run 1:
==> flow/design.v (excerpt) <==
module breakout(
    input  clk,
    input  rst,
    input  rota,
    input  rotb,
    input  de,
    output red,
    output green,
    output blue,
    output hsync,
    output vsync
    );
Settings: LEC_CHECK=0, ABC_AREA=1, CAP_MARGIN=15, CORE_MARGIN=2, CORE_UTILIZATION=72, CTS_CLUSTER_DIAMETER=202, CTS_CLUSTER_SIZE=70, GPL_ROUTABILITY_DRIVEN=0, MAX_ROUTING_LAYER=met4, PLACE_DENSITY_LB_ADDON=0.01, SETUP_SLACK_MARGIN=2.11, SLEW_MARGIN=20, TNS_END_PERCENT=5; clock period 7.37 ns.
run.sh (not shown) runs the stock make flow with config.mk's settings and CLKGATE_MAP_FILE=.
Run 1 went all the way through the flow, and no timing, DRC or antenna check failed.
> inputs changed (run 1 -> run 2)
- clearing MAX_ROUTING_LAYER, which used to be met4
- swapping 15 for 20 in CAP_MARGIN
- clearing TNS_END_PERCENT, which used to be 5
- swapping 72 for 66 in CORE_UTILIZATION
- clearing PLACE_DENSITY_LB_ADDON, which used to be 0.01
- clearing CTS_CLUSTER_DIAMETER, which used to be 202
- swapping 2.11 for 1.95 in SETUP_SLACK_MARGIN
- clearing GPL_ROUTABILITY_DRIVEN, which used to be 0
- clearing CTS_CLUSTER_SIZE, which used to be 70
--- outcome ---
- The tally of filler cells in the layout in run 2 is 1.2 times that in run 1.
- Relative to run 1, run 2 improves setup slack after layout.
- For sequential share of layout area, run 1 and run 2 come out practically identical.
Here is what was changed in the inputs of run 3 compared with run 2.
- swapping 66 for 70 in CORE_UTILIZATION
- putting CTS_CLUSTER_SIZE at 93 where nothing was set
- putting PLACE_DENSITY_LB_ADDON at 0.15 where nothing was set
Findings:
In run 3 the clock share of power turned out 0.9 points higher than in run 2. Final critical-path setup slack for run 3: 0.024 ns down relative to run 2. Run 3: placeable core region is about 7% lower than what run 2 reported. Taking run 2 as the reference point, the worst hold path stage count of run 3 falls by 1. [compare] base=run 2 new=run 3: final-layout fill cell count decreased by 233 relative to the old numbers, global-route usage shows an increase of 2.8 points, clock tree skew after final layout shrank by 0.0051 ns, design area about even, count of clock-buffer cells in the layout fell 2. Between run 2 and run 3, the internal power figures differ only marginally.
Input changes introduced in run 4 (baseline for comparison: run 3):
- CORE_UTILIZATION changed from 70 to 68
- PLACE_DENSITY_LB_ADDON removed (was 0.15)
- CTS_CLUSTER_SIZE removed (was 93)
==> results <==
Run 4 vs. run 3: cell area after layout flat, post-layout worst setup margin up 0.0091 ns, final RePlAce weighted congestion down 2.6%.
On run 4: number of filler cells placed in the layout is 7.7% higher than what run 3 gave.
[compare] base=run 3 new=run 4: wire length of the first global-routing pass increased about 1.7%, routing usage on met1 decreased 1.4 points, core utilization decreased 2.6 points, routed wire length increased 380 um.
Input-level comparison between run 5 and run 4:
- PLACE_DENSITY_LB_ADDON: unset -> 0.01
- CTS_CLUSTER_SIZE: unset -> 70
- GPL_ROUTABILITY_DRIVEN: unset -> 0
- CTS_CLUSTER_DIAMETER: unset -> 202
- CAP_MARGIN: 20 -> 15
- CORE_UTILIZATION: 68 -> 72
Findings:
Of run 4 and run 5, the higher number of buffers other than clock buffers in the final layout belongs to run 4.
Run 5: highest clock frequency the design can meet is 0.73% lower than what run 4 reported.
Compared with run 4, in run 5 final instance area barely changed, maximum single-stage delay on the critical path dropped 0.24 ns.
On run 5: critical path depth in cells is 2 higher than what run 4 gave.
Count of placed standard cells in the final layout, fillers left out of run 4 is on par with run 5.

Starting RTL as in the previous note.
## breakout
module breakout(
    input  clk,
    input  rst,
    input  rota,
    input  rotb,
    input  de,
    output red,
    output green,
    output blue,
    output hsync,
    output vsync
    );
==> flow/config.mk <==
export PLATFORM = sky130hd
export DESIGN_NAME = breakout
export DESIGN_NICKNAME = breakout
export VERILOG_FILES = /design/flow/design.v
export SDC_FILE = /design/flow/constraint.sdc
export NUM_CORES = 4
export LEC_CHECK = 0
export ABC_AREA = 1
export CAP_MARGIN = 5
export CORE_ASPECT_RATIO = 0.83
export CORE_MARGIN = 2
export CORE_UTILIZATION = 72
export CTS_CLUSTER_DIAMETER = 90
export CTS_CLUSTER_SIZE = 72
export GPL_ROUTABILITY_DRIVEN = 0
export HOLD_SLACK_MARGIN = 0.28
export MAX_ROUTING_LAYER = met4
export PLACE_DENSITY_LB_ADDON = 0.01
export SETUP_SLACK_MARGIN = 2.18
export SLEW_MARGIN = 20
==> flow/constraint.sdc <==
create_clock -name core_clock -period 7.37 [get_ports {clk}]
set_input_delay 1.4740 -clock core_clock [delete_from_list [all_inputs] [get_ports {clk}]]
set_output_delay 1.4740 -clock core_clock [all_outputs]
set_load 0.01 [all_outputs]
Next try:
- CORE_ASPECT_RATIO: 0.83 -> unset
- HOLD_SLACK_MARGIN: 0.28 -> unset
Routed wire length hardly moves.
Setup slack degrades by 190 ps.
Final cell count barely changes.
Non-clock buffer count went up by 2.
Sequential share of layout area went down by 0.14 points.
Next try:
- CAP_MARGIN: 5 -> 20
- CTS_CLUSTER_DIAMETER: 90 -> 99
- CTS_CLUSTER_SIZE: 72 -> unset
- GPL_ROUTABILITY_DRIVEN: 0 -> 1
- GPL_TIMING_DRIVEN: unset -> 1
- MAX_ROUTING_LAYER: met4 -> unset
- SETUP_SLACK_MARGIN: 2.18 -> -0.12
- SLEW_MARGIN: 20 -> 25
What happened:
- design area decreases by about 0.6%
- worst setup slack loses 520 ps
- synthesized cell count does not change
- clock-buffer cell count is unchanged
- total power drops by about 1.5%
- routed wire length came out higher by about 1.7%
- core utilization goes down by 0.48 points
- global-route usage falls by 0.76 points
Next try:
- ABC_AREA: 1 -> 0
- PLACE_DENSITY_LB_ADDON: 0.01 -> 0.0
- SETUP_SLACK_MARGIN: -0.12 -> 1.98
=>
- core utilization went up by 3.1 points
- via count decreases by 18%
- final area fell by 8.3%
- die size is lower by about 11%
- area after synthesis shrinks by about 11%
Next try:
- ABC_AREA: 0 -> 1
- CORE_UTILIZATION: 72 -> 61
- PLACE_DENSITY: unset -> 0.64
- PLACE_DENSITY_LB_ADDON: 0.0 -> unset
- SETUP_SLACK_MARGIN: 1.98 -> 1.39
The new run completed without violations.
Cell area grows by roughly a tenth.
Combinational power goes up by about a fifth.
Sequential power barely changes.
Die area came out higher by a quarter to a third.
Synthesized cell count is higher by well over a third.
Synthesized area went up by roughly a tenth.
Worst setup slack is worse by 120 ps.
Critical path depth does not change.
Clock skew rises by 8.2 ps.
Next try:
- CORE_UTILIZATION: 61 -> 72
- CTS_CLUSTER_SIZE: unset -> 99
- PLACE_DENSITY: 0.64 -> unset
- PLACE_DENSITY_LB_ADDON: unset -> 0.11
- SETUP_SLACK_MARGIN: 1.39 -> 1.98
- The new run finished clean
- flip-flop count is unchanged
- global-route usage grows by 6.2 points
- count of clock-buffer cells in the layout stays the same
- worst setup slack is better by 300 ps
- power shrinks by 0.41%
- clock power shrinks by about 0.8%
- wire length grows by 1.6%

== JK ==
Starting RTL as in the previous note.
Settings: LEC_CHECK=0, CAP_MARGIN=20, CELL_PAD_IN_SITES_DETAIL_PLACEMENT=2, CELL_PAD_IN_SITES_GLOBAL_PLACEMENT=3, CORE_MARGIN=8, CORE_UTILIZATION=40, MIN_ROUTING_LAYER=met2, SLEW_MARGIN=20; clock period 40.0 ns.
No stage failed in JK, and the final checks on the layout all came back clean.
[inputs] MS vs JK
Settings: CORE_ASPECT_RATIO: unset -> 1.99; CORE_UTILIZATION: 40 -> 56; MIN_ROUTING_LAYER: met2 -> unset; SETUP_SLACK_MARGIN: unset -> -2.0; CTS_CLUSTER_SIZE: unset -> 48; CELL_PAD_IN_SITES_DETAIL_PLACEMENT: 2 -> unset; CORE_MARGIN: 8 -> 2; SLEW_MARGIN: 20 -> 35; TNS_END_PERCENT: unset -> 40; PLACE_DENSITY: unset -> 0.35; CELL_PAD_IN_SITES_GLOBAL_PLACEMENT: 3 -> unset; CTS_CLUSTER_DIAMETER: unset -> 391.
## What came out
MS against JK; number of placed instances, taps included is down by a few percent.
Placeable core region in MS is 8100 sq um below JK.
Master of the slowest instance on the critical path: sky130_fd_sc_hd__nor4b_1 -> JK, sky130_fd_sc_hd__clkdlybuf4s50_1 -> MS
For the final-layout worst hold slack, MS came in 0.019 ns lower than JK did.
[inputs] AL vs MS
Settings: CTS_CLUSTER_SIZE: 48 -> 98; SETUP_SLACK_MARGIN: -2.0 -> unset; CORE_MARGIN: 2 -> 7.
[summary]
The clock share of power in AL sits 1.2 points above the value recorded for MS. Per the comparison of AL with MS, net switching power increased by about 4% relative to the old numbers, cell area roughly the same, register area held. Relative to MS, the die size measured on AL has increased by more than 10%. Filler cell count (AL vs. MS) decreases slightly. Compared with MS, AL is the more power-hungry design. As far as routed length on met2 is concerned, MS and AL perform about the same. Routed wire in AL totals less than in MS.
diff inputs: AL => TR
Settings: CORE_ASPECT_RATIO: 1.99 -> 0.89; CTS_CLUSTER_SIZE: 98 -> unset; CORE_UTILIZATION: 56 -> 18; MIN_ROUTING_LAYER: unset -> met2; PLACE_DENSITY_LB_ADDON: unset -> 0.09; TNS_END_PERCENT: 40 -> unset; CTS_CLUSTER_DIAMETER: 391 -> unset; SLEW_MARGIN: 35 -> 5; CORE_MARGIN: 7 -> 3; CELL_PAD_IN_SITES_GLOBAL_PLACEMENT: unset -> 3; PLACE_DENSITY: 0.35 -> unset; CAP_MARGIN: 20 -> 35; CELL_PAD_IN_SITES_DETAIL_PLACEMENT: unset -> 2.
## What came out
Final routed wirelength across all metal layers in TR is about 45% above AL.
Die area came out higher on TR than on AL.
Looking only at number of nets in the layout, and setting everything else aside, the lower value of TR and AL goes to AL.
Setup slack in TR is smaller than in AL.

Starting RTL as in the previous note.
make LEC_CHECK=0 CAP_MARGIN=20 CORE_ASPECT_RATIO=0.5 CORE_MARGIN=2 CORE_UTILIZATION=56 CTS_CLUSTER_DIAMETER=391 CTS_CLUSTER_SIZE=98 PLACE_DENSITY=0.35 SLEW_MARGIN=35 TNS_END_PERCENT=10 finish   # period 40.0 ns
The starting point produced a clean layout.
Edit:
ABC_AREA = 1   (was not set)
CELL_PAD_IN_SITES_DETAIL_PLACEMENT = 2   (was not set)
CELL_PAD_IN_SITES_GLOBAL_PLACEMENT = 1   (was not set)
CORE_ASPECT_RATIO = not set   (was 0.5)
CORE_MARGIN = 5   (was 2)
CORE_UTILIZATION = 40   (was 56)
CTS_CLUSTER_DIAMETER = not set   (was 391)
CTS_CLUSTER_SIZE = not set   (was 98)
HOLD_SLACK_MARGIN = 0.28   (was not set)
PLACE_DENSITY = not set   (was 0.35)
SLEW_MARGIN = 20   (was 35)
TNS_END_PERCENT = not set   (was 10)
After rerunning: Total power rises by 0.51%. Sequential cell count is unchanged. Cell area rises by 12%. Via count rises by 26%. Utilization falls by 18 points.

breakout again, from the RTL that the note above started with.
make LEC_CHECK=0 CAP_MARGIN=20 CORE_ASPECT_RATIO=0.72 CORE_MARGIN=2 CORE_UTILIZATION=17 CTS_CLUSTER_DIAMETER=40 CTS_CLUSTER_SIZE=24 PLACE_DENSITY=0.69 SLEW_MARGIN=20 finish   # period 10.9 ns
Next try:
CORE_ASPECT_RATIO = not set   (was 0.72)
CORE_UTILIZATION = 68   (was 17)
CTS_CLUSTER_DIAMETER = not set   (was 40)
CTS_CLUSTER_SIZE = not set   (was 24)
PLACE_DENSITY = not set   (was 0.69)
clock period = 12.7 ns   (was 10.9 ns; I/O delays follow)
What happened: The new run produced a clean layout; utilization goes up by 56 points; non-clock buffer count fell by 1; clock-buffer cell count shrinks by 3; wire length drops by 0.87%; global-route usage came out higher by 25 points; cell area falls by 5.7%; register-to-register slack is better by 1800 ps; power decreases by about 12%; die size shrinks by about 70%; first-iteration DRC count decreases by about 24%; hold slack gets worse by 3.5 ps.
Next try:
CORE_UTILIZATION = 72   (was 68)
clock period = 8.42 ns   (was 12.7 ns; I/O delays follow)
Effect: Sequential share of layout area increases by 0.16 points. Wire length decreases by 3.0%. Core utilization increases by 3.6 points. Via count barely changes. Setup slack got worse by 3200 ps. Register-to-register slack got worse by 4500 ps.
Next try:
ABC_AREA = 1   (was not set)
CTS_CLUSTER_SIZE = 10   (was not set)
SETUP_SLACK_MARGIN = 2.08   (was not set)
clock period = 7.37 ns   (was 8.42 ns; I/O delays follow)
Result:
- sequential cell count is unchanged
- routed wire length grows by 21%
- register-to-register slack is worse by 1300 ps
- area after synthesis grows by 13%
- sequential share of layout area shrinks by 3.3 points
- clock power grows by 18%
- total power grows by 18%
- hold slack barely changes
- clock skew grows by 8.8 ps
Next try:
CORE_UTILIZATION = 70   (was 72)
CTS_CLUSTER_SIZE = 17   (was 10)
PLACE_DENSITY_LB_ADDON = 0.15   (was not set)
SETUP_SLACK_MARGIN = 1.95   (was 2.08)
Wire length came out lower by 2.9%.
Total power came out higher by 0.48%.
Cell area came out lower by 0.59%.
Setup slack got worse by 23 ps.
Clock-buffer cell count stays the same.
Die area came out higher by 2.8%.

breakout again, from the RTL that the note above started with.
make LEC_CHECK=0 ABC_AREA=0 CAP_MARGIN=20 CORE_ASPECT_RATIO=0.5 CORE_MARGIN=2 CORE_UTILIZATION=31 CTS_CLUSTER_DIAMETER=99 CTS_CLUSTER_SIZE=93 GPL_ROUTABILITY_DRIVEN=1 GPL_TIMING_DRIVEN=1 PLACE_DENSITY_LB_ADDON=0.06 SETUP_SLACK_MARGIN=1.39 SLEW_MARGIN=25 finish   # period 18.1 ns
Change:
- CORE_ASPECT_RATIO: 0.5 -> not set
- CORE_UTILIZATION: 31 -> 58
- CTS_CLUSTER_DIAMETER: 99 -> 400
- CTS_CLUSTER_SIZE: 93 -> 96
- PLACE_DENSITY: not set -> 0.5
- PLACE_DENSITY_LB_ADDON: 0.06 -> not set
What happened:
- first-iteration DRC count came out higher by 2.2%
- via count drops by 0.53%
- worst hold slack is better by 0.0064 ns
- global-route usage went up by 12 points
- routed wire length drops by 12%
- sequential share of layout area increases by 0.69 points
- sequential power hardly moves
- setup slack is better by 0.60 ns
- clock power rose by about 4%
- non-clock buffer count does not change
Change:
- CORE_UTILIZATION: 58 -> 31
- CTS_CLUSTER_DIAMETER: 400 -> 99
- CTS_CLUSTER_SIZE: 96 -> 97
- PLACE_DENSITY: 0.5 -> not set
- PLACE_DENSITY_LB_ADDON: not set -> 0.07
- SETUP_SLACK_MARGIN: 1.39 -> 5.0
The new run finished with timing, DRC and antenna clean.
Synthesized cell count is unchanged.
Worst hold slack degrades by 0.0065 ns.
Die size rises by 84%.
Change:
- ABC_AREA: 0 -> 1
- CORE_UTILIZATION: 31 -> 72
- CTS_CLUSTER_SIZE: 97 -> 92
- PLACE_DENSITY: not set -> 0.64
- PLACE_DENSITY_LB_ADDON: 0.07 -> not set
- SETUP_SLACK_MARGIN: 5.0 -> 1.96
- clock period: 18.1 -> 7.37 ns (I/O delays scaled with it)
Outcome:
- The new run ran to the end with no violations
- hold slack gains 0.0037 ns
- routed wire length goes up by 0.53%
- global-route usage goes up by 19 points

Setup of job 5468:
Starting RTL as in the previous note.
Design breakout, start of the top module:
module breakout(
    input  clk,
    input  rst,
    input  rota,
    input  rotb,
    input  de,
    output red,
    output green,
    output blue,
    output hsync,
    output vsync
    );
export LEC_CHECK = 0
export ABC_AREA = 1
export CAP_MARGIN = 30
export CORE_MARGIN = 2
export CORE_UTILIZATION = 72
export CTS_CLUSTER_SIZE = 72
export HOLD_SLACK_MARGIN = 0.3
export SLEW_MARGIN = 20
create_clock -name core_clock -period 16.9 [get_ports {clk}]
Job 5468 closes out successfully: all stages finished, all timing, DRC and antenna checks passed.
Modified inputs, job 232 compared to job 5468
# job 5468
export LEC_CHECK = 0
export ABC_AREA = 1
export CAP_MARGIN = 30
export CORE_MARGIN = 2
export CORE_UTILIZATION = 72
export CTS_CLUSTER_SIZE = 72
export HOLD_SLACK_MARGIN = 0.3
export SLEW_MARGIN = 20
create_clock -name core_clock -period 16.9 [get_ports {clk}]
# job 232
export LEC_CHECK = 0
export ABC_AREA = 1
export CAP_MARGIN = 20
export CORE_MARGIN = 2
export CORE_UTILIZATION = 72
export PLACE_DENSITY_LB_ADDON = 0.2
export SETUP_SLACK_MARGIN = 1.95
export SLEW_MARGIN = 20
create_clock -name core_clock -period 7.37 [get_ports {clk}]
--- outcome ---
- Changes observed in job 232 relative to job 5468: count of plain and timing-repair buffers dropped 2; combinational power saw an increase; number of standard cells in the final layout excluding fillers now sits at about the same level; number of top-level pins has remained practically unchanged; met1 track demand over resource increased by 0.33 points relative to the old numbers.
- Job 232 vs job 5468, share of power burned in registers went up by 0.4 points.
- On relative area of clock buffers and inverters in the final design, job 232 and job 5468 are basically level.
- For the register-to-register slack, job 232 came in 9.93 ns lower than job 5468 did.
- Cmp job 232 vs job 5468: combined area of the multi-input logic cells higher in job 232
## Diff of input files: job 4370 against job 232
# job 232
export LEC_CHECK = 0
export ABC_AREA = 1
export CAP_MARGIN = 20
export CORE_MARGIN = 2
export CORE_UTILIZATION = 72
export PLACE_DENSITY_LB_ADDON = 0.2
export SETUP_SLACK_MARGIN = 1.95
export SLEW_MARGIN = 20
create_clock -name core_clock -period 7.37 [get_ports {clk}]
# job 4370
export LEC_CHECK = 0
export ABC_AREA = 1
export CAP_MARGIN = 20
export CORE_ASPECT_RATIO = 1.32
export CORE_MARGIN = 2
export CORE_UTILIZATION = 72
export CTS_CLUSTER_SIZE = 10
export PLACE_DENSITY = 0.36
export SETUP_SLACK_MARGIN = 2.08
export SLEW_MARGIN = 40
create_clock -name core_clock -period 7.37 [get_ports {clk}]
Notes after the runs:
Min violation count after the first detailed-route iteration across job 232 and job 4370: job 4370
Higher wire length of the first global-routing pass was reported by job 4370, not job 232.
For the worst hold path depth, job 4370 came in 1 higher than job 232 did.
Re final wirelength: job 232 and job 4370 aren't equal, and the lower value belongs to job 232.
Delta (job 4370 minus job 232): power climbed about 2%; sequential power ~0 delta; detailed-routed wire length on met2 up 1.5 mm; average wire per cell in the routed design increased 2.2%.
In job 4370 the non-clock buffer count turned out 2 higher than in job 232.
Layout overhead on the synthesized area (lower): job 232
Modified inputs, job 4666 compared to job 4370
# job 4370
export LEC_CHECK = 0
export ABC_AREA = 1
export CAP_MARGIN = 20
export CORE_ASPECT_RATIO = 1.32
export CORE_MARGIN = 2
export CORE_UTILIZATION = 72
export CTS_CLUSTER_SIZE = 10
export PLACE_DENSITY = 0.36
export SETUP_SLACK_MARGIN = 2.08
export SLEW_MARGIN = 40
create_clock -name core_clock -period 7.37 [get_ports {clk}]
# job 4666
export LEC_CHECK = 0
export ABC_AREA = 1
export CAP_MARGIN = 20
export CORE_MARGIN = 2
export CORE_UTILIZATION = 70
export CTS_CLUSTER_SIZE = 16
export PLACE_DENSITY_LB_ADDON = 0.15
export SETUP_SLACK_MARGIN = 1.95
export SLEW_MARGIN = 20
create_clock -name core_clock -period 7.37 [get_ports {clk}]
--- outcome ---
Job 4666: number of standard-cell rows in the floorplan 13% below job 4370. Comparing job 4666 and job 4370, the higher minimum setup slack in the final design is on job 4370. Number of vias after detailed routing: job 4666 vs job 4370 down 100. Simple-gate area share of the yosys netlist came out exactly the same in job 4666 and job 4370. Cmp job 4666 and job 4370 / critical path depth / lower: job 4370. ~same reported leakage power in job 4666 and job 4370.
For job 5395, these inputs were changed with respect to job 4666:
# job 4666
export LEC_CHECK = 0
export ABC_AREA = 1
export CAP_MARGIN = 20
export CORE_MARGIN = 2
export CORE_UTILIZATION = 70
export CTS_CLUSTER_SIZE = 16
export PLACE_DENSITY_LB_ADDON = 0.15
export SETUP_SLACK_MARGIN = 1.95
export SLEW_MARGIN = 20
create_clock -name core_clock -period 7.37 [get_ports {clk}]
# job 5395
export LEC_CHECK = 0
export ABC_AREA = 1
export CAP_MARGIN = 20
export CORE_MARGIN = 2
export CORE_UTILIZATION = 72
export CTS_CLUSTER_DIAMETER = 99
export CTS_CLUSTER_SIZE = 16
export GPL_ROUTABILITY_DRIVEN = 1
export GPL_TIMING_DRIVEN = 1
export PLACE_DENSITY_LB_ADDON = 0.19
export SETUP_SLACK_MARGIN = 1.98
export SLEW_MARGIN = 25
create_clock -name core_clock -period 7.37 [get_ports {clk}]
## What came out
Status: worst hold slack parity (job 5395, job 4666). Job 5395 vs. job 4666: critical path depth went up by 1. Going from job 4666 to job 5395, static leakage power up 0.30%, arrival time at the worst endpoint flat. Job 4666 → job 5395: number of hold-repair buffers added at the cts stage level, wire length +1.2%. Job 5395 did not stop at any stage, and its layout met the timing, design-rule and antenna checks.
No activity file was given, so power comes from the tool's default toggle rates.
